Setup of run 1:
==> flow/design.v (excerpt) <==
module aoc_day2 (
    input         clock,
    input         reset,
    input  [63:0] data_value,
    input         data_valid,
    output        data_ready,
    output        result_valid,
    output [63:0] result_value
);
==> flow/config.mk <==
export PLATFORM = sky130hd
export DESIGN_NAME = aoc_day2
export DESIGN_NICKNAME = aoc_day2
export VERILOG_FILES = /design/flow/design.v
export SDC_FILE = /design/flow/constraint.sdc
export NUM_CORES = 4
export LEC_CHECK = 0
export CAP_MARGIN = 20
export CORE_MARGIN = 2
export CORE_UTILIZATION = 72
export MAX_ROUTING_LAYER = met4
export PLACE_DENSITY = 0.95
export SETUP_SLACK_MARGIN = 0.94
export SLEW_MARGIN = 20
==> flow/constraint.sdc <==
create_clock -name core_clock -period 3.18 [get_ports {clock}]
set_input_delay 0.6360 -clock core_clock [delete_from_list [all_inputs] [get_ports {clock}]]
set_output_delay 0.6360 -clock core_clock [all_outputs]
set_load 0.01 [all_outputs]
run.sh (not shown) runs the stock make flow with config.mk's settings and CLKGATE_MAP_FILE=.
Run 1 did not finish; the tool stopped in global routing with error GRT-0232.
What run 2 does differently from run 1 at the input level:
- CORE_UTILIZATION: 72 -> 10
- SETUP_SLACK_MARGIN: 0.94 -> unset
- MAX_ROUTING_LAYER: met4 -> unset
- PLACE_DENSITY: 0.95 -> unset
- the clock period (ns, I/O delays scaled along): 3.18 -> 5.62
Results
Higher floorplan-stage core utilization was reported by run 1, not run 2.
Comparing the two runs side by side, run 2 comes out ahead of run 1 on minimum setup slack after placement.
Area after synthesis came out exactly the same in run 2 and run 1.
Run 2 -> run 1: adder and majority gate portion of the synthesized area delta 0, exact match
| count of buffers added by post-CTS timing repair for setup | run 2 vs run 1 | 50 lower |
Run 2 vs. run 1: post-detailed-placement half-perimeter wirelength went up; count of distinct cell types in the synthesized netlist was more or less identical.
Between run 2 and run 1, number of cells in the design after placement is lower for run 1, run 2 comes in above that.
Run 2 was carried through to the last stage, and its layout satisfied the timing, DRC and antenna checks.
Input-level comparison between run 3 and run 2:
- a change of CORE_UTILIZATION from 10 to 40
- a change of the clock period (ns, I/O delays scaled along) from 5.62 to 5.0
Notes after the runs:
The final worst-path cycle share of run 3 is higher than that of run 2. Comparing reported leakage power for run 3 and run 2, the smaller number came from run 2. Run 3 leaves less setup margin than run 2. As far as synthesized cell count goes, run 2 and run 3 are indistinguishable; the numbers are identical. In the flow results for run 3 and run 2, the met1 wire length is smaller on run 3. Final cell area excluding filler cells on run 3 is ahead of run 2. Re clock-buffer cell count: run 3 is 1 up on run 2. As of run 3, die extent in y had fallen by more than a quarter compared to run 2. [run 3 vs run 2] wire length: lower in run 3. On total power, run 2 beats run 3.
## Diff of input files: run 4 against run 3
- CORE_UTILIZATION: 40 -> 32
- the clock period (ns, I/O delays scaled along): 5.0 -> 3.93
--- outcome ---
Run 4 went all the way through the flow, and no timing, DRC or antenna check failed. Compared with run 3, run 4 shows pin count of the biggest net entering global routing that has gone down by more than a quarter. Run 4 vs. run 3: number of design-rule violations left by the first detailed-router iteration picked up an extra 142; number of tap cells added at floorplan picked up an extra 196; maximum frequency picked up an extra about 7%. Required arrival time at the worst endpoint came out lower on run 4 than on run 3. [compare] base=run 3 new=run 4: H-tree level count about even; area growth from synthesis to final layout rose 1.8 points.
Modified inputs, run 5 compared to run 4
- swapping 32 for 63 in CORE_UTILIZATION
- swapping 3.93 for 5.62 in the clock period (ns, I/O delays scaled along)
## What came out
Mux contribution to synthesized area: run 5 vs run 4 identical. The lower number of buffer and inverter stages on the critical path of run 4 and run 5 is in run 4. NOTE average routed wire per standard cell run 4->run 5 increased by a little under 10%. Run 4 reports its highest metal layer with signal wires as met5 while run 5 reports met4. Run 5 ends up with higher global-route met3 utilization than run 4 does. Re number of hold violations in the final report: no difference whatsoever between run 4 and run 5. Register-to-register path setup slack in run 5 is 1.24 ns above run 4. Cmp run 4 and run 5 / setup slack / lower: run 4. Run 5 has wire length below what run 4 had.
For run 6, these inputs were changed with respect to run 5:
- changing CORE_UTILIZATION from 63 to 66
- setting CTS_CLUSTER_DIAMETER to 62 for the first time
- changing the clock period (ns, I/O delays scaled along) from 5.62 to 4.07
==> results <==
- Re critical path data arrival time: run 6 is 0.53 ns down on run 5.
- The layout buffering overhead excluding clock cells number comes out lower for run 5 vs run 6.
- Going from run 5 to run 6, clock network fraction of design power grows by 1.4 points.
- Run 6 — overall die height about 2.3% lower, run 5 as reference
- Re via count: run 6 is 260 up on run 5.
- Per the comparison of run 6 with run 5, maximum frequency higher, sum of routed wire segments on met1 lower, combinational share of power lower.
- Compare run 6 and run 5 | number of buffers and inverters on the critical path higher: run 5
- Run 6 vs run 5 — sequential share of layout area dropped 0.33 points.
Power and IR drop assume default switching activity.
